// mips16_core
module mips16_core(
	input clk,
	input rst,  
	output [9:0] imem_addr,
	input [15:0] imem_rdata,
	output [9:0] dmem_addr,
	output dmem_we,
	output [15:0] dmem_wdata,
	input [15:0] dmem_rdata,
	input [15:0] in_data,
	output rf_we,
	output [4:0] rf_waddr,
	output [15:0] rf_wdata
	);
	wire ramWriteEN, regWriteEN, ZFlag, JFlag;
	wire [1:0] selA, selB, selC;
	wire [15:0] muxAout, muxBout, muxCout;
	wire [9:0] Caddr, ramAddress;
	wire [15:0] Instruction;
	wire [15:0] regAdata, regBdata;
	wire [3:0] ALUop;
	wire [15:0] ALUout;
	wire [9:0] Immediate;
	wire [15:0] ramBdata;
	wire [4:0] regAread, regBread, regwrite;
	wire [1:0] microcount;
	microcounter micro(.clk(clk), .Clear(rst), .count(microcount));
	wire ramclk = (microcount == 2'b00);  
	wire regclk = (microcount == 2'b01);  
	wire instrclk = (microcount == 2'b10);  
	PCOUNTER programcounter(
		.clk(clk),
		.En(instrclk),
		.Jaddr(muxBout[9:0]),  
		.Jflag(JFlag),
		.Caddr(Caddr),
		.Clear(rst)
		);
	assign imem_addr = Caddr;
	assign Instruction = imem_rdata;
	CTRLUNIT controlunit(
		.Instruction(Instruction),  
		.ZFlag(ZFlag),  
		.JFlag(JFlag),
		.RamWriteEN(ramWriteEN),
		.RamAddr(ramAddress),
		.ALUCtrl(ALUop),
		.RegWriteEN(regWriteEN),
		.RegWriteAddr(regwrite),
		.RegAddrA(regAread),
		.RegAddrB(regBread),
		.Immediate(Immediate),
		.MuxA(selA),
		.MuxB(selB),
		.MuxC(selC)
		);
	MUX3 muxA(
		.Ain(regAdata),
		.Bin({6'd0, Caddr}),
		.Cin(in_data),
		.Select(selA),
		.Output(muxAout)
		);
	MUX3 muxB(
		.Ain(regBdata),
  ...
For scale: roughly 5500 cells after synthesis.
Settings: LEC_CHECK=0, CAP_MARGIN=20, CORE_ASPECT_RATIO=0.53, CORE_MARGIN=2, CORE_UTILIZATION=70, CTS_CLUSTER_DIAMETER=202, CTS_CLUSTER_SIZE=41, MAX_ROUTING_LAYER=met4, PLACE_DENSITY=0.66, SETUP_SLACK_MARGIN=2.84, SLEW_MARGIN=20; clock period 23.9 ns.
run.sh (not shown) runs the stock make flow with config.mk's settings and CLKGATE_MAP_FILE=.
The baseline stopped in global routing (5_1_grt) with GRT-0116.
Edit:
Settings changed: CORE_ASPECT_RATIO 0.53 to unset, CORE_UTILIZATION 70 to 50, CTS_CLUSTER_DIAMETER 202 to unset, CTS_CLUSTER_SIZE 41 to unset, HOLD_SLACK_MARGIN set to 0.3, MAX_ROUTING_LAYER met4 to unset, PLACE_DENSITY 0.66 to unset, SETUP_SLACK_MARGIN 2.84 to unset.
Clock period 23.9 ns to 36.1 ns, I/O delays scaled along.
Result: The new run reached the layout checks and failed them: negative setup slack. Synthesized cell count stays the same. Synthesized area is unchanged. Die size grows by about 40%.
Edit:
Settings changed: ABC_AREA set to 1, CORE_UTILIZATION 50 to 72, CTS_CLUSTER_DIAMETER set to 400, HOLD_SLACK_MARGIN 0.3 to unset, PLACE_DENSITY set to 0.77.
Clock period 36.1 ns to 23.2 ns, I/O delays scaled along.
This time the run did not get past global routing (5_1_grt) with GRT-0232.
Die area drops by a quarter to a third.
Synthesized cell count climbs by about a fifth.
Synthesized area drops slightly.
Edit:
Settings changed: ABC_AREA 1 to unset, CORE_UTILIZATION 72 to 40, CTS_CLUSTER_DIAMETER 400 to unset, PLACE_DENSITY 0.77 to unset.
Clock period 23.2 ns to 28.0 ns, I/O delays scaled along.
Outcome: Now the flow finished with negative setup slack left; die size increases by well over a third; synthesized area increases slightly; synthesized cell count decreases by roughly a tenth.
Edit:
Settings changed: ABC_AREA set to 1, CORE_UTILIZATION 40 to 58, SETUP_SLACK_MARGIN set to 4.89, TNS_END_PERCENT set to 5.
Clock period 28.0 ns to 24.1 ns, I/O delays scaled along.
=> With this change the flow stopped in global routing (5_1_grt) on GRT-0116; synthesized cell count rose by 16%; synthesized area decreases by about 1.6%; die size came out lower by 32%.
Edit:
Settings changed: CORE_UTILIZATION 58 to 40, GPL_ROUTABILITY_DRIVEN set to 0, SETUP_SLACK_MARGIN 4.89 to unset, TNS_END_PERCENT 5 to 10.
Clock period 24.1 ns to 60.1 ns, I/O delays scaled along.
=>
- The new run passed the timing, DRC and antenna checks
- die area grows by about 44%
- synthesized cell count stays the same
- synthesized area is unchanged

== run A ==
Starting RTL as in the previous note.
## mips16_core
module mips16_core(
	input clk,
	input rst,  
	output [9:0] imem_addr,
	input [15:0] imem_rdata,
	output [9:0] dmem_addr,
	output dmem_we,
	output [15:0] dmem_wdata,
	input [15:0] dmem_rdata,
	input [15:0] in_data,
	output rf_we,
	output [4:0] rf_waddr,
	output [15:0] rf_wdata
	);
make LEC_CHECK=0 ABC_AREA=1 CAP_MARGIN=5 CELL_PAD_IN_SITES_GLOBAL_PLACEMENT=1 CORE_MARGIN=5 CORE_UTILIZATION=20 GPL_TIMING_DRIVEN=0 MAX_ROUTING_LAYER=met4 MIN_ROUTING_LAYER=met1 PLACE_DENSITY_LB_ADDON=0.21 SETUP_SLACK_MARGIN=5.0 SLEW_MARGIN=15 TNS_END_PERCENT=10 finish   # period 37.6 ns
From the logs: run A reached the end of the flow and failed the layout checks with setup timing.
Relative to run A, the following input files were edited for run B:
==> flow/config.mk <==
export PLATFORM = sky130hd
export DESIGN_NAME = mips16_core
export DESIGN_NICKNAME = mips16_core
export VERILOG_FILES = /design/flow/design.v
export SDC_FILE = /design/flow/constraint.sdc
export NUM_CORES = 4
export LEC_CHECK = 0
export ABC_AREA = 1
export CAP_MARGIN = 20
export CORE_MARGIN = 2
export CORE_UTILIZATION = 58
export HOLD_SLACK_MARGIN = 0.27
export SETUP_SLACK_MARGIN = 5.0
export SLEW_MARGIN = 20
export TNS_END_PERCENT = 5
==> flow/constraint.sdc <==
create_clock -name core_clock -period 24.1 [get_ports {clk}]
set_input_delay 4.8200 -clock core_clock [delete_from_list [all_inputs] [get_ports {clk}]]
set_output_delay 4.8200 -clock core_clock [all_outputs]
set_load 0.01 [all_outputs]
==> results <==
As far as gate count after technology mapping goes, run B and run A are indistinguishable; the numbers are identical.
From run B to run A, post-synthesis sequential area ratio did not move at all.
Run B got as far as global routing, where a tool error ended the run.
Die size, run A and run B, higher one = run A.
In run B the number of buffers created by CTS turned out 15% lower than in run A.
Changes in run C relative to run B:
-- flow/config.mk --
<<< run B, line 11
export CORE_UTILIZATION = 58
export HOLD_SLACK_MARGIN = 0.27
export SETUP_SLACK_MARGIN = 5.0
>>> run C, line 11
export CORE_UTILIZATION = 64
export CTS_CLUSTER_SIZE = 95
export PLACE_DENSITY = 0.35
<<< run B, line 15
export TNS_END_PERCENT = 5
>>> run C, line 15
==> flow/constraint.sdc <==
create_clock -name core_clock -period 38.0 [get_ports {clk}]
set_input_delay 7.6000 -clock core_clock [delete_from_list [all_inputs] [get_ports {clk}]]
set_output_delay 7.6000 -clock core_clock [all_outputs]
set_load 0.01 [all_outputs]
### Flow results
- Run C is listed as incomplete: the tool reported an error in global routing and the run ended there.
- Changes observed in run C relative to run B: post-cts sizing count decreased about 40%; die area moved down; worst slack at placement climbed 10340 ps; post-place instance area down 3.8%; placeable core region down about 9%.
- The synthesized cell count of run B and that of run C are within noise of each other.
#### Input delta (run D over run C)
-- flow/config.mk --
<<< run C, line 11
export CORE_UTILIZATION = 64
export CTS_CLUSTER_SIZE = 95
export PLACE_DENSITY = 0.35
>>> run D, line 11
export CORE_UTILIZATION = 72
export CTS_CLUSTER_DIAMETER = 400
export CTS_CLUSTER_SIZE = 99
export PLACE_DENSITY = 0.36
==> flow/constraint.sdc <==
create_clock -name core_clock -period 23.2 [get_ports {clk}]
set_input_delay 4.6400 -clock core_clock [delete_from_list [all_inputs] [get_ports {clk}]]
set_output_delay 4.6400 -clock core_clock [all_outputs]
set_load 0.01 [all_outputs]
### Flow results
Number of standard cells after synthesis delta (run D -> run C): insignificant
Lower post-DP HPWL among run C and run D: run D
Run D against run C; height of the chip is down by a few percent.
Tool error GRT-0116 stopped run D during global routing; no final results.
The post-cts repair resize count in run C is 0.58 times that in run D.
Diff run C..run D | AND-OR/OR-AND share of the synthesized area | unchanged
Run D gives less total die size than run C did.

## alpha
mips16_core again, from the RTL that the note above started with.
Design mips16_core, start of the top module:
module mips16_core(
	input clk,
	input rst,  
	output [9:0] imem_addr,
	input [15:0] imem_rdata,
	output [9:0] dmem_addr,
	output dmem_we,
	output [15:0] dmem_wdata,
	input [15:0] dmem_rdata,
	input [15:0] in_data,
	output rf_we,
	output [4:0] rf_waddr,
	output [15:0] rf_wdata
	);
export LEC_CHECK = 0
export ABC_AREA = 1
export CAP_MARGIN = 20
export CORE_MARGIN = 2
export CORE_UTILIZATION = 68
export CTS_CLUSTER_DIAMETER = 352
export CTS_CLUSTER_SIZE = 100
export PLACE_DENSITY = 0.4
export SLEW_MARGIN = 20
export TNS_END_PERCENT = 10
create_clock -name core_clock -period 24.1 [get_ports {clk}]
Status: alpha FAILED at global routing (tool error)
Relative to alpha, the following input files were edited for beta:
diff --git a/flow/config.mk b/flow/config.mk
--- a/flow/config.mk
+++ b/flow/config.mk
@@ -9,7 +9,5 @@
 export CAP_MARGIN = 20
-export CORE_MARGIN = 2
-export CORE_UTILIZATION = 68
-export CTS_CLUSTER_DIAMETER = 352
-export CTS_CLUSTER_SIZE = 100
-export PLACE_DENSITY = 0.4
+export CORE_MARGIN = 9
+export CORE_UTILIZATION = 40
+export GPL_ROUTABILITY_DRIVEN = 0
 export SLEW_MARGIN = 20
==> flow/constraint.sdc <==
create_clock -name core_clock -period 60.1 [get_ports {clk}]
set_input_delay 12.0200 -clock core_clock [delete_from_list [all_inputs] [get_ports {clk}]]
set_output_delay 12.0200 -clock core_clock [all_outputs]
set_load 0.01 [all_outputs]
Notes after the runs:
beta: done, clean on timing, DRC and antenna. | number of buffers added for setup after CTS | higher: alpha |. beta vs. alpha: area of the chip grew by 0.058 sq mm, initial cell density of the core shrank by 28 points, die extent in y grew by 35%. beta reports a higher worst slack at placement than alpha does. Summary of beta over alpha: placed instance count saw a decrease; count of input and output buffers saw little to no change.
> inputs changed (beta -> gamma)
diff --git a/flow/config.mk b/flow/config.mk
--- a/flow/config.mk
+++ b/flow/config.mk
@@ -9,6 +9,6 @@
 export CAP_MARGIN = 20
-export CORE_MARGIN = 9
-export CORE_UTILIZATION = 40
-export GPL_ROUTABILITY_DRIVEN = 0
+export CORE_MARGIN = 2
+export CORE_UTILIZATION = 58
+export HOLD_SLACK_MARGIN = 0.27
+export SETUP_SLACK_MARGIN = 5.0
 export SLEW_MARGIN = 20
-export TNS_END_PERCENT = 10
==> flow/constraint.sdc <==
create_clock -name core_clock -period 24.7 [get_ports {clk}]
set_input_delay 4.9400 -clock core_clock [delete_from_list [all_inputs] [get_ports {clk}]]
set_output_delay 4.9400 -clock core_clock [all_outputs]
set_load 0.01 [all_outputs]
## What came out
Fill cell total of the finished layout in gamma is about 54% lower than in beta. A critical path's slowest cell of nand2_8 is what beta shows, while a2111oi_2 belongs to gamma. Die area | gamma below beta. Per the comparison of gamma with beta, total routed wirelength +41 mm; synthesized area was more or less identical. [compare] base=beta new=gamma: register area share after synthesis closely matched the old numbers, core utilization of the finished layout increased by 34 points relative to the old numbers. Having completed the whole flow, beta delivered a layout that passed the timing, DRC and antenna checks. Although gamma finished all stages, its layout failed final checks on setup timing.
> inputs changed (gamma -> delta)
diff --git a/flow/config.mk b/flow/config.mk
--- a/flow/config.mk
+++ b/flow/config.mk
@@ -7,8 +7,6 @@
 export LEC_CHECK = 0
-export ABC_AREA = 1
 export CAP_MARGIN = 20
 export CORE_MARGIN = 2
-export CORE_UTILIZATION = 58
-export HOLD_SLACK_MARGIN = 0.27
-export SETUP_SLACK_MARGIN = 5.0
+export CORE_UTILIZATION = 65
+export MAX_ROUTING_LAYER = met4
 export SLEW_MARGIN = 20
==> flow/constraint.sdc <==
create_clock -name core_clock -period 36.8 [get_ports {clk}]
set_input_delay 7.3600 -clock core_clock [delete_from_list [all_inputs] [get_ports {clk}]]
set_output_delay 7.3600 -clock core_clock [all_outputs]
set_load 0.01 [all_outputs]
==> comparison <==
Not one of gamma and delta finished clean. gamma -> stages 100% | layout checks FAIL | setup timing. Run status, delta: aborted in global routing, error GRT-0232. Synthesized cell count ended up 14% lower on delta than on gamma. Between gamma and delta, chip area line of the yosys report increased. Across both runs, synthesized-area fraction occupied by xor and xnor cells was lower for delta than for gamma. gamma has higher synthesized net count than delta.
